--- flow/design.v ---
`timescale 1ns / 1ps
module fir
#(
    parameter   DIN_WIDTH    = 8    ,    
                FIR_TAP      = 16   ,    
                COEF_WIDTH   = 8    ,    
                DOUT_WIDTH   = 8        
)
(
    input           clk         ,
    input           rst_n       ,
    input           load_sw     ,                
    input       [ DIN_WIDTH-1:0]    data_in ,    
    input       [COEF_WIDTH-1:0]    coff_in ,    
    output      [DOUT_WIDTH-1:0]    data_out     
    );
localparam  PROD_WIDTH   = DIN_WIDTH + COEF_WIDTH,  
            ADD_WIDTH    = PROD_WIDTH + clogb2(FIR_TAP) ; 
reg [DIN_WIDTH-1:0] data_in_r;
wire [ADD_WIDTH-1:0] data_out_w;
reg [COEF_WIDTH-1:0] coff [FIR_TAP-1:0];     
wire [PROD_WIDTH-1:0] prod [FIR_TAP-1:0];    
reg [ADD_WIDTH-1:0] sum [FIR_TAP-1:0];       
always @(posedge clk or negedge rst_n) begin: LOAD
    integer i;
    if (!rst_n) begin
        for (i = 0; i <= FIR_TAP-1; i = i +1) begin
            coff[i] <= 'd0;
        end
        data_in_r <= 'd0;
    end else if(!load_sw) begin      
        coff[FIR_TAP-1] <= coff_in;
        for (i = FIR_TAP-1; i > 0; i = i -1) begin
            coff[i-1] <= coff[i];
        end
    end else begin
        data_in_r <= data_in;        
    end
end
genvar k;
generate
    for (k = 0; k < FIR_TAP; k = k + 1) begin
        assign prod[k] = data_in_r * coff[k];
    end
endgenerate
always @(posedge clk or negedge rst_n) begin: SOP
    integer m;
    if (!rst_n) begin
        for (m = 0; m < FIR_TAP; m = m + 1) begin
            sum[m] <= 'd0;
        end
    end else begin
        sum[FIR_TAP-1] <= prod[FIR_TAP-1];
        for (m = FIR_TAP-1; m > 0; m = m - 1) begin
            sum[m-1] <= prod[m-1] + sum[m];
        end
    end
end
assign data_out_w = sum[0];
assign data_out = data_out_w[ADD_WIDTH-1:ADD_WIDTH-DOUT_WIDTH];
function integer clogb2 (input integer depth);
    begin
        for(clogb2=0; depth>1; clogb2=clogb2+1)
        depth = depth >> 1;
    end
endfunction
endmodule
--- flow/run.sh ---
#!/bin/bash
# the make line also repeats each setting of config.mk as NAME=value (left out here)
make -C /OpenROAD-flow-scripts/flow DESIGN_CONFIG=/design/flow/config.mk WORK_HOME=/design/flow/orfs CLKGATE_MAP_FILE= finish
--- flow/config.mk ---
export PLATFORM = sky130hd
export DESIGN_NAME = fir
export DESIGN_NICKNAME = fir
export VERILOG_FILES = /design/flow/design.v
export SDC_FILE = /design/flow/constraint.sdc
export NUM_CORES = 4
export LEC_CHECK = 0
export CAP_MARGIN = 20
export CORE_MARGIN = 2
export CORE_UTILIZATION = 72
export PLACE_DENSITY = 0.76
export SLEW_MARGIN = 20
--- flow/constraint.sdc ---
create_clock -name core_clock -period 4.9 [get_ports {clk}]
set_input_delay 0.9800 -clock core_clock [delete_from_list [all_inputs] [get_ports {clk}]]
set_output_delay 0.9800 -clock core_clock [all_outputs]
set_load 0.01 [all_outputs]
==> changes_impl.md, run 1 <==
### Changed

- Clk latency late pin: 630 ps
- Number of cells in Yosys stat: 5,725
- Final hold slack: 439 ps
- Worst Setup End Kind: flop
- Final-layout fill cell count: 4,706
- Row count: 100
- Dpl ws: -111 ps
- Reg-to-Reg End: sum[7][18]
- Starting Density: 72.8%
- Area reported by Yosys stat: 54,300 sq um
- DRC errors left: 0
- GPL Wtd Cong: 0.885
- Clock Tree Buf Depth: 3
- Cell repeated most along the worst path: fa_1
- CTS Sinks: 434
- Hpwl dp: 90,000 microns
- Worst Hold Depth: 1
- WP depth: 19
- CP arrival: 5430 ps
- Clock transition at path regs: 70 ps
- Register share after synthesis: 20.0%
- Vias in the first global route: 41,400
- Commonest cells post-synth: inv_1, fa_1, ha_1
- Avg WL per Cell: 18.1 microns
- CP top delay family: adder cells
- Startpoint types: flop
- Initial DRT Pass Iterations: 7
- Max-Cap Viols: 0
- Crit path time final: 4900 ps
- Max-slew violations: 0
- Mux share: 2.88%
- TritonCTS clock tree: yes
- Top cells, area: fa_1, dfrtp_1, ha_1
- Routed Wire Length: 125,000 microns
- Worst Hold Class: flop to flop
- CP Cell Sequence: buf_12, buf_12, buf_6, nand2_1, fa_1, inv_1, fa_1, fa_1, inv_1, fa_1, inv_1, ha_2, or3_4, and3_4, a22o_4, a211oi_4, o31ai_1, a21oi_1, xnor2_1
- Syn Inst Count: 5,725
- Ao+oa area frac: 5.62%
- Placement Cell Area: 56,900 sq um
- Unique cell types: 69
- Iter 0 DRT Violations: 2,333
- Final period utilization: 100%
- Adder-cell share of the synthesized area: 43.8%
- CTS root buffer: clkbuf_16
- Failing Checks: setup timing
- Status: finished with violations
- Multi-input logic area: 37,900 sq um
- Area growth syn-to-layout: 12.0%
- Critical path class: flop to flop
- Reg-to-reg startpoint: data_in_r[5]
- Top FF cell, synth: dfrtp_1
- Synth Area in Simple Gates: 12.6%
- Gr usage total: 32.9%
- Unrepaired setup endpoints after global routing: yes
- Total CTS buffers: 55
- DRT antenna net count: 0
- Worst slew margin: 36.2%
- Worst path max stage delay: 510 ps
- H-tree levels: 2
- Via count: 38,200
- Cell area after layout: 60,800 sq um
- Most numerous cell in the Yosys netlist: inv_1
- Top logic family: adder cells
- Port bufs: 26
- Synthesized area: 54,300 sq um
- Yosys warns: 3
- Hold path start: sum[1][19]
- CP max stage cell: fa_1
- Largest net degree at the start of global routing: 113
- Area share, top type: 29.0%
- TNS Setup: -1.81 ps
- Final tally of hold violations: 0
- Synth area leader: fa_1
- Flip-flop and latch area: 10,900 sq um
- Worst hold path endpoint: sum[0][19]
- Initial antenna violation count: 1
- Crit path DRT: 5430 ps
- Clk_skew: 20.7 ps
- Flops after synth: 434
- Setup crit end: sum[7][18]
- Chip height: 279 microns
- CP startpoint: data_in_r[5]
- First-pass GRT wire length: 206,000 microns
- FFs w/ async S/R, synth: 100%
- Flip-flops with a built-in enable: 0
- Fmax achieved: 204 MHz
- WP buf/inv: 6
- Global route total overflow: 0
- Largest fanout on the critical path: 10
- R2R setup slack: -2 ps
- Avg Inst Size Synth: 9.48 sq um
- Floorplan Nets: 7,171
- Die X-Extent: 279 microns
- Vias per inst: 5.54
- XOR/XNOR Fraction of Synth Area: 3.31%
- Tool warnings: 31
- Ports: 27
- Nets: 7,318
- Chip footprint: 77,600 sq um
- Setup ws final: -1.81 ps
- Slew of the pin with the lowest slew margin: 957 ps
- Reg2reg path depth: 19
- Antenna diodes: 0
- Core area: 74,600 sq um
- Finish-stage setup viols: 1
==> area by class of cell <==
| cell class | count | share of cell area (%) |
|---|---|---|
| Clock inverter | 33 | 0.770 |
| Clock buffer | 69 | 2.52 |
| Multi-Input combinational cell | 3582 | 62.3 |
| Timing Repair Buffer | 320 | 5.33 |
| Tap cell | 969 | 1.99 |
| Sequential cell | 434 | 17.9 |
| Inverter | 1479 | 9.13 |
==> metal layers <==
layer	share of wire [%]	GRT usage, %
met2	49	56.1
met1	42	44.9
met4	3.0	8.40
met5	0	0
met3	6.2	4.63
==> repair_timing <==
item                                   CTS  global route
setup endpoints to repair               17            77
gates cloned                             2            13
buffers inserted                         6            59
gates resized                           19           242
endpoints found under the hold margin    0             0
pin swaps                                6           127
hold buffers                             0             0
==> metrics by stage <==
step	utilization, %	instances
global placement	76.3	6706
global route	81.5	6886
detailed placement	76.3	6706
floorplan	-	5725
finish	81.5	6886
CTS	79.2	6816
==> inputs of run 2 (changes only) <==
ABC_AREA = 1   (was unset)
CELL_PAD_IN_SITES_DETAIL_PLACEMENT = 2   (was unset)
CORE_UTILIZATION = 40   (was 72)
CTS_CLUSTER_DIAMETER = 116   (was unset)
HOLD_SLACK_MARGIN = 0.02   (was unset)
MAX_ROUTING_LAYER = met5   (was unset)
MIN_ROUTING_LAYER = met2   (was unset)
PLACE_DENSITY = unset   (was 0.76)
SETUP_SLACK_MARGIN = 1.26   (was unset)
TNS_END_PERCENT = 15   (was unset)
clock period = 6.53 ns   (was 4.9 ns; I/O delays follow)
==> changes_impl.md, run 2 <==
### Implementation results

- CTS Sinks: 434 (unchanged)
- Synth Area in Simple Gates: 14.3% (+1.8 points)
- Yosys warns: 3 (unchanged)
- XOR/XNOR Fraction of Synth Area: 2.80% (-0.51 points)
- Floorplan Nets: 8,554 (+19%)
- Error message: [ERROR GRT-0116] Global routing finished with congestion. Check the congestion regions in the DRC Viewer.
- Gr usage total: 88.0%
- Flops after synth: 434 (unchanged)
- Chip height: 381 microns (+37%)
- Hold Buf Count CTS: 0 (unchanged)
- Syn Inst Count: 7,108 (+24%)
- Commonest cells post-synth: inv_1, nand2_1, fa_1
- Ao+oa area frac: 5.13% (-0.49 points)
- Avg Inst Size Synth: 7.98 sq um (-16%)
- FFs w/ async S/R, synth: 100% (unchanged)
- Top FF cell, synth: dfrtp_1
- Area reported by Yosys stat: 56,700 sq um (+4.5%)
- Status: did not finish
- Row count: 138 (+38%)
- Die X-Extent: 381 microns (+37%)
- Ports: 27 (unchanged)
- Port bufs: 26 (unchanged)
- Synthesized area: 56,700 sq um (+4.5%)
- Mux share: 0.477% (-2.4 points)
- Chip footprint: 145,000 sq um (+87%)
- Synth area leader: fa_1
- Hpwl dp: 228,000 microns (+150%)
- Adder-cell share of the synthesized area: 41.9% (-1.9 points)
- Clock Tree Buf Depth: 3 (unchanged)
- CTS root buffer: clkbuf_16
- GPL Wtd Cong: 0.911 (+2.9%)
- H-tree levels: 3 (+1)
- Number of cells in Yosys stat: 7,108 (+24%)
- Halt Stage: global routing
- Top logic family: adder cells
- Total CTS buffers: 66 (+20%)
- Most numerous cell in the Yosys netlist: inv_1
- Unique cell types: 38 (-45%)
- Register share after synthesis: 19.2% (-0.87 points)
- Top cells, area: fa_1, dfrtp_1, inv_1
- Area share, top type: 27.7% (-1.3 points)
- Starting Density: 40.2% (-33 points)
- Flip-flops with a built-in enable: 0 (unchanged)
- Global route total overflow: 2,909
- Core area: 141,000 sq um (+89%)
## run 2: metal layers
metal,GRT overflow,GRT usage [%]
met5,161,78.7
met4,785,82.0
met3,996,90.6
met2,967,89.8
met1,-,-
## run 2: repair_timing
action | 4_1_cts
resized | 27
setup buffers | 46
endpoints found under the hold margin | 0
pin swaps | 1
endpoints found under the setup margin | 163
## run 2: stage by stage
step                std cells  util (%)  instance area [sq um]  setup slack (ps)  hold slack [ps]
floorplan                7108         -                  56700              2310              420
global placement         8798      41.7                  58800              1380              462
detailed placement       8798      41.7                  58800               581              489
CTS                      8960      43.8                  61800              1210              510
==> inputs of run 3 (changes only) <==
ABC_AREA = unset   (was 1)
CAP_MARGIN = 5   (was 20)
CELL_PAD_IN_SITES_DETAIL_PLACEMENT = unset   (was 2)
CORE_UTILIZATION = 72   (was 40)
CTS_CLUSTER_DIAMETER = 204   (was 116)
CTS_CLUSTER_SIZE = 20   (was unset)
HOLD_SLACK_MARGIN = unset   (was 0.02)
MIN_ROUTING_LAYER = met1   (was met2)
PLACE_DENSITY_LB_ADDON = 0.01   (was unset)
SETUP_SLACK_MARGIN = 1.3   (was 1.26)
TNS_END_PERCENT = 60   (was 15)
clock period = 4.42 ns   (was 6.53 ns; I/O delays follow)
==> changes_impl.md, run 3 <==
### Changed

- Status: finished with violations
- Failing Checks: setup timing
- Iter 0 DRT Violations: 2,944
- Routed Wire Length: 147,000 microns
- XOR/XNOR Fraction of Synth Area: 3.31% (+0.51 points)
- Core Util, Final: 88.4%
- CP top delay family: adder cells
- Adder-cell share of the synthesized area: 43.8% (+1.9 points)
- CP Cell Sequence: buf_12, buf_12, buf_6, buf_6, and2_4, fa_1, fa_1, fa_1, inv_2, fa_1, inv_2, ha_4, o21a_1, nand4_1, a31oi_4, nand2_1, o21ai_1, xor2_1
- Crit path DRT: 4950 ps
- WP buf/inv: 6
- Clock Tree Buf Depth: 3 (unchanged)
- Number of cells in Yosys stat: 5,725 (-19%)
- Setup crit end: sum[2][18]
- Hold Buf Count CTS: 0 (unchanged)
- Reg-to-Reg End: sum[2][18]
- CTS Sinks: 434 (unchanged)
- Synth area leader: fa_1
- Unique cell types: 69 (+82%)
- Port bufs: 26 (unchanged)
- Clk latency late pin: 640 ps
- Row count: 100 (-28%)
- Top cells, area: fa_1, dfrtp_1, ha_1
- Finish-stage setup viols: 132
- Setup ws final: -533 ps
- Flops after synth: 434 (unchanged)
- Avg Inst Size Synth: 9.48 sq um (+19%)
- Chip height: 279 microns (-27%)
- Largest net degree at the start of global routing: 91
- Worst Hold Class: primary input to asynchronous set/reset pin
- Ao+oa area frac: 5.62% (+0.49 points)
- Global route total overflow: 0
- Gr usage total: 35.5%
- Via count: 41,300
- R2R setup slack: -530 ps
- Floorplan Nets: 7,171 (-16%)
- Placed Cells: 7,096 (-19%)
- DRC errors left: 0
- Syn Inst Count: 5,725 (-19%)
- Synthesized area: 54,300 sq um (-4.3%)
- Hpwl dp: 99,000 microns (-57%)
- CP startpoint: data_in_r[4]
- Worst slew margin: 33.8%
- Register share after synthesis: 20.0% (+0.87 points)
- Commonest cells post-synth: inv_1, fa_1, ha_1
- Initial antenna violation count: 3
- Final tally of hold violations: 0
- Reg-to-reg startpoint: data_in_r[4]
- Worst Setup End Kind: flop
- Area reported by Yosys stat: 54,300 sq um (-4.3%)
- Vias in the first global route: 43,500
- Mux share: 2.88% (+2.4 points)
- Final period utilization: 112%
- Reg2reg path depth: 18
- Vias per inst: 5.68
- First-pass GRT wire length: 219,000 microns
- Top FF cell, synth: dfrtp_1
- Flip-flops with a built-in enable: 0 (unchanged)
- Synth Area in Simple Gates: 12.6% (-1.8 points)
- Die X-Extent: 279 microns (-27%)
- Largest fanout on the critical path: 7
- Clk_skew: 29.2 ps
- Clock transition at path regs: 100 ps
- Core area: 74,600 sq um (-47%)
- Max-Cap Viols: 0
- Area growth syn-to-layout: 21.5%
- Max-slew violations: 0
- GPL Wtd Cong: 0.899 (-1.3%)
- Finished Layout Cells: 7,286
- Worst path max stage delay: 580 ps
- Chip footprint: 77,600 sq um (-46%)
- Yosys warns: 3 (unchanged)
- DRT antenna net count: 0
- CTS root buffer: clkbuf_16
- FFs w/ async S/R, synth: 100% (unchanged)
- Total CTS buffers: 25 (-62%)
- Fmax achieved: 202 MHz
- CP arrival: 5480 ps
- TNS Setup: -31,600 ps
- Cell repeated most along the worst path: fa_1
- Initial DRT Pass Iterations: 6
- Unrepaired setup endpoints after global routing: yes
- TritonCTS clock tree: yes
- Area share, top type: 29.0% (+1.3 points)
- H-tree levels: 1 (-2)
- Crit path time final: 4950 ps
- Dpl ws: -585 ps (-1170 ps)
- Startpoint types: flop
- WP depth: 18
- Ports: 27 (unchanged)
- Slew of the pin with the lowest slew margin: 993 ps
- Avg WL per Cell: 20.1 microns
- Critical path class: flop to flop
- Most numerous cell in the Yosys netlist: inv_1
- CP max stage cell: dfrtp_4
- Top logic family: adder cells
- Starting Density: 72.8% (+33 points)
- Nets: 7,757
- Tool warnings: 29
## run 3: layout make-up
class	count	area, sq um
multi-input cells	3582	40100
flip-flops and latches	434	10900
fillers	3523	8630
repair buffers	789	7520
inverters	1479	5550
well taps	969	1210
clock buffers	30	644
clock inverters	2	17.5
diodes	1	2.50
## run 3: metrics by stage
stage          hold WS, ps  cell area, sq um
5_1_grt                345             65900
2_1_floorplan          416             55600
3_5_place_dp           427             60600
4_1_cts                312             62900
6_report               275             65900
3_3_place_gp           423             60600
## run 3: repair_timing
| action | in CTS | in global routing |
|---|---|---|
| setup buffers | 58 | 81 |
| pin swaps | 124 | 195 |
| cloned | 3 | 15 |
| endpoints found under the setup margin | 245 | 244 |
| endpoints found under the hold margin | 0 | 0 |
| resized | 231 | 465 |
## run 3: routing by layer
layer | vias to the layer above | routed length, microns | track usage (%)
li1 | 18300 | - | -
met1 | 20900 | 57400 | 48.3
met2 | 1638 | 71100 | 59.8
met3 | 499 | 10700 | 4.94
met4 | 6 | 7440 | 10.8
met5 | - | 36 | 0
==> inputs of run 4 (changes only) <==
ABC_AREA = 1   (was unset)
CAP_MARGIN = 20   (was 5)
CTS_CLUSTER_DIAMETER = 32   (was 204)
CTS_CLUSTER_SIZE = 73   (was 20)
MAX_ROUTING_LAYER = unset   (was met5)
MIN_ROUTING_LAYER = unset   (was met1)
SETUP_SLACK_MARGIN = 1.28   (was 1.3)
TNS_END_PERCENT = unset   (was 60)
clock period = 4.3 ns   (was 4.42 ns; I/O delays follow)
==> changes_impl.md, run 4 <==
### Changed

- Status: finished with violations
- Failing Checks: setup timing
- Avg WL per Cell: 20.6 microns (+2.1%)
- CP top delay family: adder cells
- Flops after synth: 434 (unchanged)
- Multi-input logic area: 40,400 sq um (+0.80%)
- Flip-flops with a built-in enable: 0 (unchanged)
- Core area: 77,700 sq um (+4.2%)
- Placed Cells: 8,040 (+13%)
- Row count: 102 (+2.0%)
- CP arrival: 5210 ps (-270 ps)
- Initial DRT Pass Iterations: 14 (+8)
- Max-Cap Viols: 0 (unchanged)
- Slew of the pin with the lowest slew margin: 890 ps (-103 ps)
- Iter 0 DRT Violations: 5,004 (+70%)
- Worst path max stage delay: 560 ps (-20 ps)
- CP max stage cell: fa_1
- CP startpoint: data_in_r[5]
- Setup crit end: sum[2][7]
- Reg2reg path depth: 15 (-3)
- Worst Setup End Kind: flop
- Top logic family: adder cells
- Finish-stage setup viols: 59 (-55%)
- FFs w/ async S/R, synth: 100% (unchanged)
- Ao+oa area frac: 5.13% (-0.49 points)
- Commonest cells post-synth: inv_1, nand2_1, fa_1
- Area growth syn-to-layout: 20.3%
- Crit path DRT: 4840 ps (-110 ps)
- Finished Layout Cells: 8,357 (+15%)
- Gr usage total: 40.3% (+4.8 points)
- Nets: 8,666 (+12%)
- Total CTS buffers: 110 (+340%)
- Number of cells in Yosys stat: 7,108 (+24%)
- Global route total overflow: 0 (unchanged)
- Reg-to-Reg End: sum[2][7]
- Cell area after layout: 68,200 sq um (+3.4%)
- Worst Hold Class: primary input to asynchronous set/reset pin
- Port bufs: 26 (unchanged)
- DRT antenna net count: 0 (unchanged)
- Chip height: 285 microns (+2.2%)
- TritonCTS clock tree: yes
- Fmax achieved: 214 MHz (+6.2%)
- Avg Inst Size Synth: 7.98 sq um (-16%)
- DRC errors left: 0 (unchanged)
- Placement Cell Area: 61,200 sq um (+1.0%)
- CTS root buffer: clkbuf_16
- Yosys warns: 3 (unchanged)
- Worst slew margin: 40.7% (+6.9 points)
- R2R setup slack: -370 ps (+170 ps)
- Clk latency late pin: 710 ps (+70 ps)
- Vias per inst: 5.78 (+1.9%)
- Clock Tree Buf Depth: 3 (unchanged)
- CTS Sinks: 434 (unchanged)
- Syn Inst Count: 7,108 (+24%)
- Hpwl dp: 105,000 microns (+6.3%)
- Chip footprint: 81,000 sq um (+4.5%)
- Cell repeated most along the worst path: fa_1
- Tool warnings: 33 (+14%)
- H-tree levels: 3 (+2)
- First-pass GRT wire length: 259,000 microns (+18%)
- Startpoint types: flop
- Reg-to-reg startpoint: data_in_r[5]
- Via count: 48,300 (+17%)
- Synth Area in Simple Gates: 14.3% (+1.8 points)
- Final-layout fill cell count: 3,813 (+8.2%)
- CP Cell Sequence: buf_12, bufbuf_16, nand2_2, fa_1, inv_2, fa_1, inv_2, fa_1, fa_1, inv_2, ha_4, a21oi_2, nand2_4, buf_4, xor2_1
- Die X-Extent: 285 microns (+2.2%)
- Largest fanout on the critical path: 6 (-1)
- Synth area leader: fa_1
- Critical path class: flop to flop
- WP buf/inv: 6 (unchanged)
- Most numerous cell in the Yosys netlist: inv_1
- Crit path time final: 4670 ps (-287 ps)
- Area reported by Yosys stat: 56,700 sq um (+4.5%)
- Area share, top type: 27.7% (-1.3 points)
- Mux share: 0.477% (-2.4 points)
- Routed Wire Length: 172,000 microns (+17%)
- Unrepaired setup endpoints after global routing: yes
- Adder-cell share of the synthesized area: 41.9% (-1.9 points)
- Vias in the first global route: 51,200 (+18%)
- Starting Density: 73.0% (+0.21 points)
- Final hold slack: 200 ps (-75.4 ps)
- GPL Wtd Cong: 0.910 (+1.2%)
- Floorplan Nets: 8,554 (+19%)
- Initial antenna violation count: 6 (+3)
- Setup ws final: -365 ps (+167 ps)
- Final tally of hold violations: 0 (unchanged)
- Top FF cell, synth: dfrtp_1
- Synthesized area: 56,700 sq um (+4.5%)
- WP depth: 15 (-3)
- Flip-flop and latch area: 10,900 sq um (unchanged)
- Register share after synthesis: 19.2% (-0.87 points)
- XOR/XNOR Fraction of Synth Area: 2.80% (-0.51 points)
- Clk_skew: 33.6 ps (+4.41 ps)
- Max-slew violations: 0 (unchanged)
- Unique cell types: 38 (-45%)
- Top cells, area: fa_1, dfrtp_1, inv_1
- Clock transition at path regs: 60 ps (-40 ps)
- Final period utilization: 108% (-3.6 points)
- Dpl ws: -2.07 ps (+583 ps)
- Largest net degree at the start of global routing: 112 (+23%)
- Ports: 27 (unchanged)
- Core Util, Final: 87.7% (-0.68 points)
## run 4: layout make-up
class	instances	share of cell area (%)
clock inverter	65	1.63
clock buffer	141	4.47
inverter	2172	12.0
multi-input combinational	4234	59.3
sequential	434	16.0
timing repair buffer	268	4.78
tap	1040	1.91
antenna	3	0.0110
## run 4: what timing repair did
action / in CTS / in global routing
setup buffers: 56 / 30
hold buffers: 0 / 0
cloned: 14 / 8
pin swaps: 67 / 85
endpoints found under the setup margin: 248 / 251
resized: 130 / 262
## run 4: layer usage
layer | vias to the layer above | GRT usage (%) | part of all wire [%]
met1 | 23500 | 51.4 | 36
met5 | - | 0 | 0.024
met2 | 3010 | 65.9 | 47
met4 | 6 | 18.4 | 6.7
li1 | 20800 | - | -
met3 | 1007 | 9.09 | 11
## run 4: per-stage QoR
step	TNS, ps
final	-8390
after CTS	0
after floorplan	0
after detailed placement	-2.07
after global placement	0
after global routing	-15920
==> inputs of run 5 (changes only) <==
ABC_AREA = unset   (was 1)
CORE_UTILIZATION = 66   (was 72)
CTS_CLUSTER_DIAMETER = unset   (was 32)
CTS_CLUSTER_SIZE = unset   (was 73)
PLACE_DENSITY_LB_ADDON = unset   (was 0.01)
SETUP_SLACK_MARGIN = unset   (was 1.28)
clock period = 3.45 ns   (was 4.3 ns; I/O delays follow)
==> changes_impl.md, run 5 <==
### Changed

- Total CTS buffers: 54 (-51%)
- Flip-flops with a built-in enable: 0 (unchanged)
- Final tally of hold violations: 0 (unchanged)
- Setup crit end: sum[14][16]
- Cell area after layout: 69,200 sq um (+1.4%)
- DRT antenna net count: 0 (unchanged)
- H-tree levels: 2 (-1)
- FFs w/ async S/R, synth: 100% (unchanged)
- Setup ws final: -1450 ps (-1090 ps)
- Worst Hold Depth: 1
- Via count: 41,000 (-15%)
- CP arrival: 5450 ps (+240 ps)
- Yosys warns: 3 (unchanged)
- Crit path DRT: 4000 ps (-840 ps)
- CP startpoint: data_in_r[3]
- Starting Density: 66.4% (-6.6 points)
- Top logic family: adder cells
- Avg Inst Size Synth: 9.48 sq um (+19%)
- Register share after synthesis: 20.0% (+0.87 points)
- Startpoint types: flop
- Clk latency late pin: 640 ps (-70 ps)
- Largest fanout on the critical path: 7 (+1)
- Nets: 7,963 (-8.1%)
- WP depth: 18 (+3)
- Critical path class: flop to flop
- Clk_skew: 20.8 ps (-12.8 ps)
- Die X-Extent: 291 microns (+2.1%)
- Row count: 105 (+2.9%)
- Crit path time final: 4900 ps (+237 ps)
- Worst Hold Class: flop to flop
- Vias per inst: 5.37 (-7.1%)
- Routed Wire Length: 144,000 microns (-16%)
- DRC errors left: 0 (unchanged)
- Top cells, area: fa_1, dfrtp_1, ha_1
- Top FF cell, synth: dfrtp_1
- R2R setup slack: -1450 ps (-1090 ps)
- Syn Inst Count: 5,725 (-19%)
- Reg-to-reg startpoint: data_in_r[3]
- Multi-input logic area: 40,300 sq um (-0.23%)
- Unique cell types: 69 (+82%)
- CTS Sinks: 434 (unchanged)
- Port bufs: 26 (unchanged)
- TNS Setup: -209,340 ps (-200,960 ps)
- Core Util, Final: 84.6% (-3.1 points)
- Ports: 27 (unchanged)
- GPL Wtd Cong: 0.883 (-3.0%)
- CP max stage cell: fa_2
- Area reported by Yosys stat: 54,300 sq um (-4.3%)
- Floorplan Nets: 7,171 (-16%)
- Hold path start: sum[5][19]
- Most numerous cell in the Yosys netlist: inv_1
- Clock Tree Buf Depth: 3 (unchanged)
- Gr usage total: 33.8% (-6.5 points)
- Adder-cell share of the synthesized area: 43.8% (+1.9 points)
- CP Cell Sequence: buf_12, buf_12, buf_12, and2_4, fa_2, fa_1, fa_1, inv_1, fa_1, inv_1, ha_2, a21o_1, a21o_1, nand2_2, nand2_1, a311o_1, o31ai_2, xor2_1
- Flops after synth: 434 (unchanged)
- Area share, top type: 29.0% (+1.3 points)
- Global route total overflow: 0 (unchanged)
- Mux share: 2.88% (+2.4 points)
- Dpl ws: -1490 ps (-1490 ps)
- Chip footprint: 84,500 sq um (+4.3%)
- Finish-stage setup viols: 235 (+300%)
- CP top delay family: adder cells
- Number of cells in Yosys stat: 5,725 (-19%)
- Core area: 81,700 sq um (+5.1%)
- Final period utilization: 142% (+34 points)
- Worst hold path endpoint: sum[4][19]
- Clock transition at path regs: 70 ps (about the same)
- XOR/XNOR Fraction of Synth Area: 3.31% (+0.51 points)
- Area growth syn-to-layout: 27.5%
- Synth area leader: fa_1
- Initial antenna violation count: 5 (-1)
- Initial DRT Pass Iterations: 5 (-9)
- Placement Cell Area: 62,100 sq um (+1.4%)
- Reg2reg path depth: 18 (+3)
- Slew of the pin with the lowest slew margin: 752 ps (-138 ps)
- Worst path max stage delay: 540 ps (-20 ps)
- Status: finished with violations
- Avg WL per Cell: 18.9 microns (-8.1%)
- Ao+oa area frac: 5.62% (+0.49 points)
- Unrepaired setup endpoints after global routing: yes
- Max-Cap Viols: 0 (unchanged)
- Synth Area in Simple Gates: 12.6% (-1.8 points)
- Fmax achieved: 204 MHz (-4.8%)
- Commonest cells post-synth: inv_1, fa_1, ha_1
- First-pass GRT wire length: 227,000 microns (-12%)
- Final-layout fill cell count: 4,621 (+21%)
- Reg-to-Reg End: sum[14][16]
- Synthesized area: 54,300 sq um (-4.3%)
- Max-slew violations: 0 (unchanged)
- Iter 0 DRT Violations: 2,147 (-57%)
- Tool warnings: 33 (unchanged)
- Failing Checks: setup timing
- WP buf/inv: 5 (-1)
- Chip height: 291 microns (+2.1%)
- Hpwl dp: 101,000 microns (-3.7%)
- Vias in the first global route: 45,100 (-12%)
- Worst slew margin: 49.9% (+9.2 points)
- TritonCTS clock tree: yes
- Flip-flop and latch area: 10,900 sq um (unchanged)
- Worst Setup End Kind: flop
- Largest net degree at the start of global routing: 106 (-5.4%)
- CTS root buffer: clkbuf_16
[run 5: area by class of cell]
class	instances	area share (%)
clock buffers	69	2.24
diodes	1	0.00362
flip-flops and latches	434	15.7
inverters	1479	8.03
clock inverters	31	0.809
well taps	1070	1.94
repair buffers	966	12.9
multi-input cells	3582	58.3
[run 5: repair_timing]
item,CTS,global route
gates resized,395,372
hold endpoints to repair,26,0
cloned,8,14
pin swaps,189,304
setup endpoints to repair,233,237
hold buffers,1,0
buffers inserted,75,89
[run 5: stage by stage]
stage,instances,hold WS [ps]
5_1_grt,7632,451
3_5_place_dp,7363,441
2_1_floorplan,5725,394
3_3_place_gp,7363,437
4_1_cts,7542,437
6_report,7632,437
[run 5: layer usage]
layer	part of all wire [%]	wire length, microns	up-vias	GRT usage, %
li1	-	-	18700	-
met1	39	55800	20800	40.8
met2	51	73400	1052	60.0
met3	4.8	6960	404	4.88
met4	5.5	7960	2	15.0
met5	0.0090	13	-	0
==> inputs of run 6 (changes only) <==
ABC_AREA = 1   (was unset)
CELL_PAD_IN_SITES_DETAIL_PLACEMENT = 1   (was unset)
CELL_PAD_IN_SITES_GLOBAL_PLACEMENT = 1   (was unset)
CORE_ASPECT_RATIO = 1.55   (was unset)
CORE_UTILIZATION = 50   (was 66)
CTS_CLUSTER_SIZE = 93   (was unset)
GPL_TIMING_DRIVEN = 0   (was unset)
HOLD_SLACK_MARGIN = 0.21   (was unset)
SETUP_SLACK_MARGIN = 0.19   (was unset)
clock period = 5.84 ns   (was 3.45 ns; I/O delays follow)
==> changes_impl.md, run 6 <==
### Changed

- Avg Inst Size Synth: 7.98 sq um (-16%)
- Finish-stage setup viols: 0 (-100%)
- Synth area leader: fa_1
- Starting Density: 50.5% (-16 points)
- Iter 0 DRT Violations: 1,975 (-8.0%)
- CP startpoint: data_in_r[1]
- Syn Inst Count: 7,108 (+24%)
- Port bufs: 25 (-3.8%)
- Clock Tree Buf Depth: 3 (unchanged)
- H-tree levels: 2 (unchanged)
- FFs w/ async S/R, synth: 100% (unchanged)
- Ports: 27 (unchanged)
- First-pass GRT wire length: 311,000 microns (+37%)
- Routed Wire Length: 205,000 microns (+42%)
- Area share, top type: 27.7% (-1.3 points)
- Nets: 8,650 (+8.6%)
- Flops after synth: 434 (unchanged)
- CTS Sinks: 434 (unchanged)
- CP arrival: 6230 ps (+780 ps)
- Setup crit end: sum[1][12]
- XOR/XNOR Fraction of Synth Area: 2.80% (-0.51 points)
- Max-Cap Viols: 0 (unchanged)
- Hold Buf Count CTS: 0 (-1)
- Worst slew margin: 18.5% (-31 points)
- WP depth: 18 (unchanged)
- Clk_skew: 44.6 ps (+23.8 ps)
- Initial antenna violation count: 13 (+8)
- Final tally of hold violations: 0 (unchanged)
- Top FF cell, synth: dfrtp_1
- Ao+oa area frac: 5.13% (-0.49 points)
- Dpl ws: -556 ps (+933 ps)
- Worst Setup End Kind: flop
- GPL Wtd Cong: 0.896 (+1.4%)
- Worst path max stage delay: 700 ps (+160 ps)
- CP top delay family: adder cells
- Largest fanout on the critical path: 10 (+3)
- Adder-cell share of the synthesized area: 41.9% (-1.9 points)
- Row count: 153 (+46%)
- Unrepaired setup endpoints after global routing: yes
- Global route total overflow: 0 (unchanged)
- Avg WL per Cell: 23.5 microns (+24%)
- Commonest cells post-synth: inv_1, nand2_1, fa_1
- Max-slew violations: 0 (unchanged)
- Initial DRT Pass Iterations: 5 (unchanged)
- Reg-to-reg startpoint: data_in_r[1]
- Synth Area in Simple Gates: 14.3% (+1.8 points)
- Floorplan Nets: 8,554 (+19%)
- Gr usage total: 36.5% (+2.7 points)
- Reg-to-Reg End: sum[1][12]
- Number of cells in Yosys stat: 7,108 (+24%)
- Worst Hold Class: primary input to asynchronous set/reset pin
- R2R setup slack: 100 ps (+1550 ps)
- Slew of the pin with the lowest slew margin: 1220 ps (+471 ps)
- Area reported by Yosys stat: 56,700 sq um (+4.5%)
- Chip footprint: 116,000 sq um (+37%)
- Hpwl dp: 167,000 microns (+65%)
- Number of setup buffers added after CTS: 0 (-100%)
- Startpoint types: flop
- Chip height: 423 microns (+46%)
- Crit path time final: 5740 ps (+835 ps)
- WP buf/inv: 6 (+1)
- Area growth syn-to-layout: 7.76%
- Unique cell types: 38 (-45%)
- Largest net degree at the start of global routing: 82 (-23%)
- Reg2reg path depth: 18 (unchanged)
- Status: finished clean
- CP max stage cell: clkdlybuf4s15_2
- Critical path class: flop to flop
- Synthesized area: 56,700 sq um (+4.5%)
- DRC errors left: 0 (unchanged)
- Final hold slack: 388 ps (-49.2 ps)
- Core area: 112,000 sq um (+38%)
- Via count: 46,000 (+12%)
- Clk latency late pin: 700 ps (+60 ps)
- TritonCTS clock tree: yes
- Vias per inst: 5.27 (-1.9%)
- Final period utilization: 98.2% (-44 points)
- Die X-Extent: 275 microns (-5.6%)
- Top cells, area: fa_1, dfrtp_1, inv_1
- Vias in the first global route: 52,300 (+16%)
- Clock transition at path regs: 70 ps (about the same)
- DRT antenna net count: 0 (unchanged)
- Flip-flops with a built-in enable: 0 (unchanged)
- Total CTS buffers: 53 (-1.9%)
- Fmax achieved: 174 MHz (-15%)
- Mux share: 0.477% (-2.4 points)
- Register share after synthesis: 19.2% (-0.87 points)
- CTS root buffer: clkbuf_16
- Top logic family: adder cells
- TNS Setup: 0 ps (+209,340 ps)
- Tool warnings: 29 (-12%)
- Setup ws final: 103 ps (+1550 ps)
- Yosys warns: 3 (unchanged)
- Most numerous cell in the Yosys netlist: inv_1
- Crit path DRT: 6330 ps (+2330 ps)
- CP Cell Sequence: clkbuf_2, clkdlybuf4s15_2, nand2_1, fa_1, fa_1, inv_1, fa_1, inv_1, fa_1, inv_1, ha_1, a21oi_1, o21ai_1, inv_1, nand2_1, nand2_1, nand2_1, xor2_1
-- run 6: metal layers --
metal,GRT usage (%),wire [microns],vias up
met5,0,79,-
met4,25.7,18500,12
met3,7.16,11700,652
met2,65.6,105000,1117
met1,37.6,69700,23500
li1,-,-,20700
-- run 6: timing repair --
item | CTS | global route
gates resized | 10 | 29
pin swaps | 0 | 0
setup endpoints to repair | 47 | 26
-- run 6: stage by stage --
step                      instances  util [%]  instance area, sq um
after floorplan                7108         -                 56700
after global placement         8605      52.3                 58800
after detailed placement       8621      52.8                 59300
after CTS                      8720      54.3                 61100
after global routing           8720      54.4                 61100
final                          8723      54.4                 61100
-- run 6: area by class of cell --
type	instances	area, sq um
flip-flops and latches	434	10900
well taps	1472	1840
clock buffers	72	1520
fillers	14000	51300
inverters	2172	8150
plain buffers	268	1170
clock inverters	27	210
repair buffers	41	667
diodes	3	7.51
multi-input cells	4234	36700
==> inputs of run 7 (changes only) <==
ABC_AREA = unset   (was 1)
CELL_PAD_IN_SITES_DETAIL_PLACEMENT = unset   (was 1)
CELL_PAD_IN_SITES_GLOBAL_PLACEMENT = unset   (was 1)
CORE_ASPECT_RATIO = unset   (was 1.55)
CORE_UTILIZATION = 40   (was 50)
CTS_CLUSTER_SIZE = unset   (was 93)
GPL_TIMING_DRIVEN = unset   (was 0)
HOLD_SLACK_MARGIN = unset   (was 0.21)
SETUP_SLACK_MARGIN = 1.29   (was 0.19)
clock period = 5.91 ns   (was 5.84 ns; I/O delays follow)
==> changes_impl.md, run 7 <==
### Changed

- Syn Inst Count: 5,725 (-19%)
- TNS Setup: 0 ps (unchanged)
- Worst Setup End Kind: flop
- Ports: 27 (unchanged)
- XOR/XNOR Fraction of Synth Area: 3.31% (+0.51 points)
- Final tally of hold violations: 0 (unchanged)
- Global route total overflow: 0 (unchanged)
- H-tree levels: 2 (unchanged)
- Chip footprint: 139,000 sq um (+19%)
- Crit path DRT: 6500 ps (+170 ps)
- Unique cell types: 69 (+82%)
- Worst Hold Class: flop to flop
- Adder-cell share of the synthesized area: 43.8% (+1.9 points)
- Avg WL per Cell: 17.4 microns (-26%)
- Synth area leader: fa_1
- Total CTS buffers: 59 (+11%)
- Cell area after layout: 65,000 sq um (+6.4%)
- Setup crit end: sum[3][18]
- CTS Sinks: 434 (unchanged)
- Most numerous cell in the Yosys netlist: inv_1
- Clk latency late pin: 670 ps (-30 ps)
- Area share, top type: 29.0% (+1.3 points)
- Largest fanout on the critical path: 7 (-3)
- Reg-to-reg startpoint: data_in_r[4]
- TritonCTS clock tree: yes
- Status: finished clean
- Synthesized area: 54,300 sq um (-4.3%)
- Top logic family: adder cells
- Final-layout fill cell count: 12,300 (-12%)
- WP buf/inv: 6 (unchanged)
- Vias in the first global route: 40,700 (-22%)
- Number of cells in Yosys stat: 5,725 (-19%)
- Synth Area in Simple Gates: 12.6% (-1.8 points)
- Flip-flops with a built-in enable: 0 (unchanged)
- Dpl ws: 342 ps (+898 ps)
- Die X-Extent: 372 microns (+36%)
- Mux share: 2.88% (+2.4 points)
- Final period utilization: 83.2% (-15 points)
- Top FF cell, synth: dfrtp_1
- Routed Wire Length: 135,000 microns (-34%)
- CP arrival: 5510 ps (-720 ps)
- Slew of the pin with the lowest slew margin: 824 ps (-399 ps)
- Top cells, area: fa_1, dfrtp_1, ha_1
- Critical path class: flop to flop
- Cell repeated most along the worst path: fa_1
- Chip height: 372 microns (-12%)
- Commonest cells post-synth: inv_1, fa_1, ha_1
- Avg Inst Size Synth: 9.48 sq um (+19%)
- Initial antenna violation count: 5 (-8)
- Fmax achieved: 203 MHz (+17%)
- First-pass GRT wire length: 217,000 microns (-30%)
- Hold path start: sum[1][19]
- CP Cell Sequence: buf_4, buf_12, buf_12, buf_8, and2_1, fa_1, fa_1, fa_1, inv_1, fa_1, inv_1, ha_4, o21a_1, nand4_1, a31oi_4, nand2_1, o21ai_1, xor2_1
- Starting Density: 40.2% (-10 points)
- Finish-stage setup viols: 0 (unchanged)
- Unrepaired setup endpoints after global routing: yes
- Final hold slack: 443 ps (+55.7 ps)
- Port bufs: 26 (+4.0%)
- Ao+oa area frac: 5.62% (+0.49 points)
- Worst hold path endpoint: sum[0][19]
- DRT antenna net count: 0 (unchanged)
- Iter 0 DRT Violations: 2,041 (+3.3%)
- Placement Cell Area: 56,600 sq um (-4.5%)
- Via count: 37,700 (-18%)
- Core area: 135,000 sq um (+20%)
- Worst path max stage delay: 590 ps (-110 ps)
- Area reported by Yosys stat: 54,300 sq um (-4.3%)
- Clk_skew: 28.2 ps (-16.4 ps)
- Largest net degree at the start of global routing: 141 (+72%)
- Area growth syn-to-layout: 19.8%
- CP startpoint: data_in_r[4]
- Reg-to-Reg End: sum[3][18]
- Setup ws final: 994 ps (+892 ps)
- CP max stage cell: fa_1
- Clock Tree Buf Depth: 3 (unchanged)
- DRC errors left: 0 (unchanged)
- CTS root buffer: clkbuf_16
- Register share after synthesis: 20.0% (+0.87 points)
- Hpwl dp: 85,600 microns (-49%)
- FFs w/ async S/R, synth: 100% (unchanged)
- Yosys warns: 3 (unchanged)
- Flops after synth: 434 (unchanged)
- Reg2reg path depth: 18 (unchanged)
- Clock transition at path regs: 60 ps (about the same)
- Crit path time final: 4920 ps (-822 ps)
- Row count: 135 (-12%)
- WP depth: 18 (unchanged)
- Nets: 7,357 (-15%)
- Max-slew violations: 0 (unchanged)
- Max-Cap Viols: 0 (unchanged)
- Gr usage total: 19.7% (-17 points)
- Startpoint types: flop
- R2R setup slack: 990 ps (+890 ps)
- Floorplan Nets: 7,171 (-16%)
- CP top delay family: adder cells
- Worst slew margin: 45.1% (+27 points)
- GPL Wtd Cong: 0.833 (-7.0%)
- Vias per inst: 4.87 (-7.6%)
- Initial DRT Pass Iterations: 5 (unchanged)
- Worst Hold Depth: 1
- Tool warnings: 35 (+21%)
-- run 7: layer usage --
layer,track usage (%),up-vias,share of wire [%]
li1,-,17500,-
met1,27.0,19400,46
met2,32.5,570,47
met3,3.33,160,5.0
met4,4.83,2,2.2
met5,0,-,0.0059
-- run 7: layout make-up --
type / count / area, sq um / area share, %
Multi-Input combinational cell: 3582 / 40000 / 61.6
Sequential cell: 434 / 10900 / 16.8
Inverter: 1479 / 5550 / 8.54
Timing Repair Buffer: 355 / 4280 / 6.58
Tap cell: 1781 / 2230 / 3.43
Clock buffer: 82 / 1680 / 2.58
Clock inverter: 25 / 362 / 0.556
Antenna cell: 1 / 2.50 / 0.00385
-- run 7: timing repair --
action                                  4_1_cts  5_1_grt
resized                                     349      458
pin swaps                                   184      311
hold buffers                                  0        0
endpoints found under the setup margin      162      120
endpoints found under the hold margin         0        0
setup buffers                               134       98
cloned                                       14        8
-- run 7: per-stage QoR --
step,instances,util [%]
after detailed placement,7377,42.0
after floorplan,5725,-
final,7739,48.2
after global routing,7738,48.2
after CTS,7632,46.0
after global placement,7377,42.0
==> inputs of run 8 (changes only) <==
CORE_UTILIZATION = 66   (was 40)
SETUP_SLACK_MARGIN = 1.51   (was 1.29)
clock period = 5.57 ns   (was 5.91 ns; I/O delays follow)
==> changes_impl.md, run 8 <==
### Changed

- Status: finished clean
- Cell repeated most along the worst path: fa_1
- Avg Inst Size Synth: 9.48 sq um (unchanged)
- Fmax achieved: 204 MHz (+0.24%)
- Worst slew margin: 25.2% (-20 points)
- Area growth syn-to-layout: 24.4%
- Worst Hold Class: primary input to asynchronous set/reset pin
- Final-layout fill cell count: 4,848 (-61%)
- TritonCTS clock tree: yes
- Worst path max stage delay: 570 ps (-20 ps)
- GPL Wtd Cong: 0.823 (-1.2%)
- XOR/XNOR Fraction of Synth Area: 3.31% (unchanged)
- Top cells, area: fa_1, dfrtp_1, ha_1
- Vias per inst: 5.51 (+13%)
- Core area: 81,700 sq um (-39%)
- Area share, top type: 29.0% (unchanged)
- Number of cells in Yosys stat: 5,725 (unchanged)
- Unrepaired setup endpoints after global routing: yes
- Iter 0 DRT Violations: 2,049 (+0.39%)
- Vias in the first global route: 41,500 (+2.0%)
- Routing usage on met1: 46.2% (+19 points)
- Reg-to-reg startpoint: data_in_r[5]
- Met3 Usage GRT: 4.06% (+0.73 points)
- Crit path DRT: 6140 ps (-360 ps)
- Avg WL per Cell: 19.9 microns (+14%)
- CTS root buffer: clkbuf_16
- Port bufs: 26 (unchanged)
- Row count: 105 (-22%)
- DRC errors left: 0 (unchanged)
- Synth area leader: fa_1
- Commonest cells post-synth: inv_1, fa_1, ha_1
- Area reported by Yosys stat: 54,300 sq um (unchanged)
- WP depth: 18 (unchanged)
- Clk latency late pin: 670 ps (about the same)
- Max-Cap Viols: 0 (unchanged)
- Starting Density: 66.4% (+26 points)
- Largest fanout on the critical path: 5 (-2)
- Most numerous cell in the Yosys netlist: inv_1
- Ao+oa area frac: 5.62% (unchanged)
- CTS Sinks: 434 (unchanged)
- Reg2reg path depth: 18 (unchanged)
- Final period utilization: 88.0% (+4.9 points)
- Reg-to-Reg End: sum[2][17]
- Multi-input logic area: 41,500 sq um (+3.8%)
- Global route hottest layer: met2
- Initial antenna violation count: 1 (-4)
- Hold Buf Count CTS: 0 (unchanged)
- Top FF cell, synth: dfrtp_1
- Flip-flop and latch area: 10,900 sq um (unchanged)
- Clk_skew: 45.9 ps (+17.7 ps)
- Clock Tree Buf Depth: 3 (unchanged)
- Floorplan Nets: 7,171 (unchanged)
- Final tally of hold violations: 0 (unchanged)
- Syn Inst Count: 5,725 (unchanged)
- DRT antenna net count: 0 (unchanged)
- Ports: 27 (unchanged)
- Setup crit end: sum[2][17]
- CP max stage cell: fa_1
- Flops after synth: 434 (unchanged)
- Finish-stage setup viols: 0 (unchanged)
- Total CTS buffers: 56 (-5.1%)
- Top logic family: adder cells
- Largest net degree at the start of global routing: 155 (+9.9%)
- Final hold slack: 433 ps (-9.91 ps)
- Unique cell types: 69 (unchanged)
- Routed Wire Length: 142,000 microns (+5.9%)
- Nets: 7,489 (+1.8%)
- Via count: 39,400 (+4.6%)
- Register share after synthesis: 20.0% (unchanged)
- Met2 global-route usage: 55.6% (+23 points)
- Synth Area in Simple Gates: 12.6% (unchanged)
- First-pass GRT wire length: 222,000 microns (+2.5%)
- Hpwl dp: 86,100 microns (+0.58%)
- Max-slew violations: 0 (unchanged)
- H-tree levels: 2 (unchanged)
- CP arrival: 5480 ps (-30 ps)
- CP startpoint: data_in_r[5]
- R2R setup slack: 670 ps (-330 ps)
- Chip footprint: 84,500 sq um (-39%)
- Clock transition at path regs: 60 ps (about the same)
- CP top delay family: adder cells
- Gr usage total: 33.2% (+14 points)
- WP buf/inv: 5 (-1)
- Slew of the pin with the lowest slew margin: 1120 ps (+299 ps)
- Worst Setup End Kind: flop
- Yosys warns: 3 (unchanged)
- Crit path time final: 4900 ps (-11.8 ps)
- Adder-cell share of the synthesized area: 43.8% (unchanged)
- Chip height: 291 microns (-22%)
- Mux share: 2.88% (unchanged)
- Die X-Extent: 291 microns (-22%)
- Critical path class: flop to flop
- Flip-flops with a built-in enable: 0 (unchanged)
- Global route total overflow: 0 (unchanged)
- Tool warnings: 35 (unchanged)
- CP Cell Sequence: buf_12, buf_6, buf_8, buf_16, nand2_4, fa_1, fa_1, inv_2, fa_1, fa_1, ha_4, a21o_1, a21oi_2, nand3_2, a311oi_4, o21bai_1, a21oi_1, xnor2_1
- FFs w/ async S/R, synth: 100% (unchanged)
- Startpoint types: flop
- Initial DRT Pass Iterations: 6 (+1)
- TNS Setup: 0 ps (unchanged)
- Synthesized area: 54,300 sq um (unchanged)
==> run 8: final cells by class <==
type	instances	share of cell area, %
inverters	1479	8.23
flip-flops and latches	434	16.1
well taps	1070	1.98
clock inverters	24	0.671
repair buffers	490	9.06
clock buffers	78	2.38
diodes	1	0.00371
multi-input cells	3582	61.5
==> run 8: metrics by stage <==
step | worst slack [ps] | utilization (%) | std cells | instance area [sq um]
after floorplan | 985 | - | 5725 | 55600
after global placement | 343 | 69.1 | 6656 | 56500
after detailed placement | 288 | 69.1 | 6656 | 56500
after CTS | 779 | 78.4 | 7019 | 64100
after global routing | 553 | 82.6 | 7158 | 67500
final | 666 | 82.6 | 7158 | 67500
==> run 8: what timing repair did <==
| action | in CTS | in global routing |
|---|---|---|
| endpoints found under the setup margin | 195 | 190 |
| resized | 626 | 502 |
| buffers inserted | 237 | 126 |
| pin swaps | 328 | 407 |
| cloned | 24 | 12 |
==> run 8: layer usage <==
| layer | vias up | wire [microns] |
|---|---|---|
| met2 | 1102 | 69900 |
| met4 | 0 | 4900 |
| met5 | - | 0 |
| met3 | 307 | 7340 |
| li1 | 17800 | - |
| met1 | 20200 | 60300 |
==> inputs of run 9 (changes only) <==
CAP_MARGIN = 35   (was 20)
CORE_UTILIZATION = 69   (was 66)
CTS_CLUSTER_DIAMETER = 204   (was unset)
CTS_CLUSTER_SIZE = 20   (was unset)
MAX_ROUTING_LAYER = met5   (was unset)
MIN_ROUTING_LAYER = met1   (was unset)
SETUP_SLACK_MARGIN = 0.18   (was 1.51)
TNS_END_PERCENT = 60   (was unset)
clock period = 5.04 ns   (was 5.57 ns; I/O delays follow)
==> changes_impl.md, run 9 <==
### Changed

- Worst Hold Class: primary input to asynchronous set/reset pin
- Starting Density: 69.9% (+3.5 points)
- Iter 0 DRT Violations: 2,052 (+0.15%)
- Clock Tree Buf Depth: 3 (unchanged)
- Flops after synth: 434 (unchanged)
- Via count: 37,400 (-5.2%)
- Top FF cell, synth: dfrtp_1
- Largest net degree at the start of global routing: 111 (-28%)
- Worst path max stage delay: 560 ps (about the same)
- Finish-stage setup viols: 0 (unchanged)
- Final-layout fill cell count: 5,455 (+13%)
- CTS Sinks: 434 (unchanged)
- M1 WL: 52,900 microns (-12%)
- Initial DRT Pass Iterations: 5 (-1)
- Largest fanout on the critical path: 15 (+10)
- Placement Cell Area: 56,400 sq um (-0.15%)
- Area share, top type: 29.0% (unchanged)
- Area reported by Yosys stat: 54,300 sq um (unchanged)
- DRC errors left: 0 (unchanged)
- Initial antenna violation count: 2 (+1)
- Reg-to-reg startpoint: data_in_r[2]
- Synth area leader: fa_1
- Cell area after layout: 60,300 sq um (-11%)
- CP top delay family: adder cells
- CP startpoint: data_in_r[2]
- Unique cell types: 69 (unchanged)
- Avg Inst Size Synth: 9.48 sq um (unchanged)
- CP max stage cell: dfrtp_4
- Number of cells in Yosys stat: 5,725 (unchanged)
- Ao+oa area frac: 5.62% (unchanged)
- XOR/XNOR Fraction of Synth Area: 3.31% (unchanged)
- Synth Area in Simple Gates: 12.6% (unchanged)
- WP depth: 16 (-2)
- Setup crit end: sum[14][16]
- Status: finished clean
- Flip-flops with a built-in enable: 0 (unchanged)
- Routed Wire Length: 122,000 microns (-14%)
- Row count: 102 (-2.9%)
- TritonCTS clock tree: yes
- Unrepaired setup endpoints after global routing: yes
- Final period utilization: 97.2% (+9.2 points)
- Top cells, area: fa_1, dfrtp_1, ha_1
- Max-slew violations: 0 (unchanged)
- DRT antenna net count: 0 (unchanged)
- Synthesized area: 54,300 sq um (unchanged)
- Clk_skew: 25.5 ps (-20.4 ps)
- Hpwl dp: 85,200 microns (-1.1%)
- Register share after synthesis: 20.0% (unchanged)
- R2R setup slack: 140 ps (-520 ps)
- Reg2reg path depth: 16 (-2)
- Slew of the pin with the lowest slew margin: 933 ps (-189 ps)
- Critical path class: flop to flop
- Nets: 7,244 (-3.3%)
- GPL Wtd Cong: 0.846 (+2.8%)
- Yosys warns: 3 (unchanged)
- Worst Setup End Kind: flop
- Die X-Extent: 284 microns (-2.2%)
- Ports: 27 (unchanged)
- Commonest cells post-synth: inv_1, fa_1, ha_1
- Avg WL per Cell: 17.9 microns (-10%)
- First-pass GRT wire length: 197,000 microns (-11%)
- Port bufs: 26 (unchanged)
- Total CTS buffers: 25 (-55%)
- Fmax achieved: 204 MHz (+0.11%)
- Startpoint types: flop
- H-tree levels: 1 (-1)
- Core area: 77,600 sq um (-5.0%)
- Reg-to-Reg End: sum[14][16]
- Floorplan Nets: 7,171 (unchanged)
- Syn Inst Count: 5,725 (unchanged)
- Chip height: 284 microns (-2.2%)
- Worst slew margin: 37.8% (+13 points)
- WP buf/inv: 4 (-1)
- Most numerous cell in the Yosys netlist: inv_1
- Area growth syn-to-layout: 11.1%
- Vias per inst: 5.46 (-0.83%)
- Gr usage total: 30.0% (-3.3 points)
- Chip footprint: 80,900 sq um (-4.3%)
- Met2 wire len: 59,300 microns (-15%)
- Top logic family: adder cells
- CP arrival: 5420 ps (-60 ps)
- Adder-cell share of the synthesized area: 43.8% (unchanged)
- TNS Setup: 0 ps (unchanged)
- Vias in the first global route: 39,900 (-3.8%)
- Global route total overflow: 0 (unchanged)
- Tool warnings: 34 (-2.9%)
- Mux share: 2.88% (unchanged)
- Cell repeated most along the worst path: fa_1
- Max-Cap Viols: 0 (unchanged)
- CP Cell Sequence: buf_12, buf_16, and2_4, fa_2, fa_1, inv_1, fa_1, fa_1, inv_2, ha_4, and2_4, a311o_1, or3_4, a311o_1, o31ai_2, xor2_1
- Final tally of hold violations: 0 (unchanged)
- FFs w/ async S/R, synth: 100% (unchanged)
- Top Layer Used: met4
- Clk latency late pin: 620 ps (-50 ps)
- Met3 wire length: 6230 microns (-15%)
- Clock transition at path regs: 90 ps (+30 ps)
- Crit path DRT: 5570 ps (-570 ps)
- Crit path time final: 4900 ps (-5.37 ps)
- CTS root buffer: clkbuf_16
[run 9: final cells by class]
class	count	area [sq um]	share of cell area, %
antenna	3	7.51	0.0125
clock buffer	30	644	1.07
clock inverter	1	8.76	0.0145
inverter	1479	5550	9.21
multi-input combinational	3582	38700	64.2
sequential	434	10900	18.1
tap	1040	1300	2.16
timing repair buffer	276	3160	5.24
[run 9: timing repair]
action | in CTS | in global routing
setup endpoints to repair | 42 | 86
resized | 45 | 406
pin swaps | 10 | 192
buffers inserted | 16 | 77
gates cloned | 4 | 12
hold buffers | 0 | 0
[run 9: layer usage]
metal	GRT usage [%]	up-vias
met1	41.9	19200
met5	0	-
met4	7.07	0
met2	50.3	738
li1	-	17300
met3	3.76	207
[run 9: metrics by stage]
step | hold WS [ps] | worst slack [ps] | util [%] | std cells
after floorplan | 420 | 175 | - | 5725
after global placement | 454 | 75.9 | 72.7 | 6703
final | 342 | 142 | 77.7 | 6845
after detailed placement | 446 | -23.7 | 72.7 | 6703
after CTS | 387 | 117 | 74.2 | 6754
after global routing | 390 | -22.0 | 77.7 | 6842
==> inputs of run 10 (changes only) <==
CAP_MARGIN = 20   (was 35)
CORE_ASPECT_RATIO = 0.5   (was unset)
CORE_UTILIZATION = 72   (was 69)
CTS_CLUSTER_DIAMETER = unset   (was 204)
CTS_CLUSTER_SIZE = 40   (was 20)
MAX_ROUTING_LAYER = unset   (was met5)
MIN_ROUTING_LAYER = unset   (was met1)
PLACE_DENSITY = 0.35   (was unset)
SETUP_SLACK_MARGIN = 1.41   (was 0.18)
TNS_END_PERCENT = unset   (was 60)
clock period = 4.9 ns   (was 5.04 ns; I/O delays follow)
==> changes_impl.md, run 10 <==
### Changed

- Clk_skew: 22.8 ps (-2.66 ps)
- Iter 0 DRT Violations: 2,314 (+13%)
- Startpoint types: flop
- CP top delay family: adder cells
- Row count: 71 (-30%)
- Floorplan Nets: 7,171 (unchanged)
- Crit path DRT: 5390 ps (-180 ps)
- First-pass GRT wire length: 217,000 microns (+9.9%)
- Syn Inst Count: 5,725 (unchanged)
- Commonest cells post-synth: inv_1, fa_1, ha_1
- Final-layout fill cell count: 4,138 (-24%)
- CP startpoint: data_in_r[4]
- Clk latency late pin: 620 ps (about the same)
- Synthesized area: 54,300 sq um (unchanged)
- Largest net degree at the start of global routing: 113 (+1.8%)
- CP arrival: 5470 ps (+50 ps)
- Via count: 39,700 (+6.3%)
- Crit path time final: 4980 ps (+80.9 ps)
- Reg-to-reg startpoint: data_in_r[4]
- Critical path class: flop to flop
- Top logic family: adder cells
- CTS Sinks: 434 (unchanged)
- Chip height: 198 microns (-30%)
- Port bufs: 26 (unchanged)
- Slew of the pin with the lowest slew margin: 1080 ps (+145 ps)
- Ao+oa area frac: 5.62% (unchanged)
- Core area: 74,900 sq um (-3.5%)
- XOR/XNOR Fraction of Synth Area: 3.31% (unchanged)
- Gr usage total: 35.9% (+6.0 points)
- Flip-flops with a built-in enable: 0 (unchanged)
- Final hold slack: 326 ps (-15.8 ps)
- Unrepaired setup endpoints after global routing: yes
- CP Cell Sequence: buf_12, buf_16, buf_8, nand2_4, fa_1, inv_1, fa_2, fa_1, inv_2, fa_1, inv_2, ha_4, a21o_1, a21o_1, or4_1, a21o_1, a31oi_1, o21ai_1, xor2_1
- Finished Layout Cells: 6,985 (+2.0%)
- Ports: 27 (unchanged)
- Synth area leader: fa_1
- Unique cell types: 69 (unchanged)
- Nets: 7,374 (+1.8%)
- GPL Wtd Cong: 0.873 (+3.2%)
- Register share after synthesis: 20.0% (unchanged)
- Cell area after layout: 63,600 sq um (+5.6%)
- TritonCTS clock tree: yes
- TNS Setup: -212 ps (-212 ps)
- Finish-stage setup viols: 7 (+7)
- Synth Area in Simple Gates: 12.6% (unchanged)
- Final tally of hold violations: 0 (unchanged)
- WP depth: 19 (+3)
- Area share, top type: 29.0% (unchanged)
- Mux share: 2.88% (unchanged)
- DRT antenna net count: 0 (unchanged)
- Reg2reg path depth: 19 (+3)
- Placement Cell Area: 57,500 sq um (+1.8%)
- Worst Setup End Kind: flop
- Worst path max stage delay: 590 ps (+30 ps)
- Setup crit end: sum[9][18]
- Clock Tree Buf Depth: 3 (unchanged)
- Chip footprint: 77,700 sq um (-3.9%)
- Number of cells in Yosys stat: 5,725 (unchanged)
- Adder-cell share of the synthesized area: 43.8% (unchanged)
- Dpl ws: -299 ps (-275 ps)
- Hold Buf Count CTS: 0 (unchanged)
- Initial DRT Pass Iterations: 7 (+2)
- Yosys warns: 3 (unchanged)
- Area reported by Yosys stat: 54,300 sq um (unchanged)
- CTS root buffer: clkbuf_16
- Area growth syn-to-layout: 17.3%
- Vias in the first global route: 42,000 (+5.2%)
- Tool warnings: 34 (unchanged)
- Status: finished with violations
- Avg WL per Cell: 20.5 microns (+15%)
- FFs w/ async S/R, synth: 100% (unchanged)
- Starting Density: 72.4% (+2.5 points)
- Hpwl dp: 93,400 microns (+9.7%)
- Global route total overflow: 0 (unchanged)
- Max-Cap Viols: 0 (unchanged)
- CP max stage cell: dfrtp_4
- Initial antenna violation count: 9 (+7)
- Avg Inst Size Synth: 9.48 sq um (unchanged)
- Worst slew margin: 28.1% (-9.7 points)
- Max-slew violations: 0 (unchanged)
- Worst Hold Class: primary input to asynchronous set/reset pin
- Setup ws final: -79.2 ps (-221 ps)
- Flops after synth: 434 (unchanged)
- Die X-Extent: 392 microns (+38%)
- Routed Wire Length: 143,000 microns (+17%)
- Clock transition at path regs: 80 ps (about the same)
- WP buf/inv: 6 (+2)
- Top cells, area: fa_1, dfrtp_1, ha_1
- Largest fanout on the critical path: 8 (-7)
- Final period utilization: 102% (+4.4 points)
- Fmax achieved: 201 MHz (-1.6%)
- Most numerous cell in the Yosys netlist: inv_1
- Top FF cell, synth: dfrtp_1
- H-tree levels: 2 (+1)
- R2R setup slack: -80 ps (-220 ps)
- Total CTS buffers: 46 (+84%)
- DRC errors left: 0 (unchanged)
- Failing Checks: setup timing
- Placed Cells: 6,716 (+0.19%)
- Vias per inst: 5.69 (+4.2%)
- Reg-to-Reg End: sum[9][18]
==> run 10: repair_timing <==
| action | in CTS | in global routing |
|---|---|---|
| buffers inserted | 60 | 101 |
| gates cloned | 13 | 12 |
| endpoints found under the setup margin | 232 | 236 |
| pin swaps | 62 | 333 |
| resized | 122 | 486 |
==> run 10: through the flow <==
step | utilization, %
2_1_floorplan | -
3_3_place_gp | 76.7
3_5_place_dp | 76.7
4_1_cts | 80.6
5_1_grt | 85.0
6_report | 85.0
==> run 10: cell type report <==
| type | instances | area [sq um] | area share (%) |
|---|---|---|---|
| inverter | 1479 | 5550 | 8.72 |
| timing repair buffer | 385 | 4420 | 6.94 |
| tap | 1022 | 1280 | 2.01 |
| clock buffer | 64 | 1340 | 2.11 |
| multi-input combinational | 3582 | 40000 | 62.8 |
| clock inverter | 17 | 203 | 0.318 |
| antenna | 2 | 5.00 | 0.00786 |
| sequential | 434 | 10900 | 17.1 |
==> run 10: per-layer routing <==
metal	global-route usage [%]	vias up	part of all wire (%)
met3	6.39	409	7.7
li1	-	17600	-
met2	60.1	1373	48
met1	47.4	20400	40
met4	12.9	6	4.7
met5	0	-	0.024
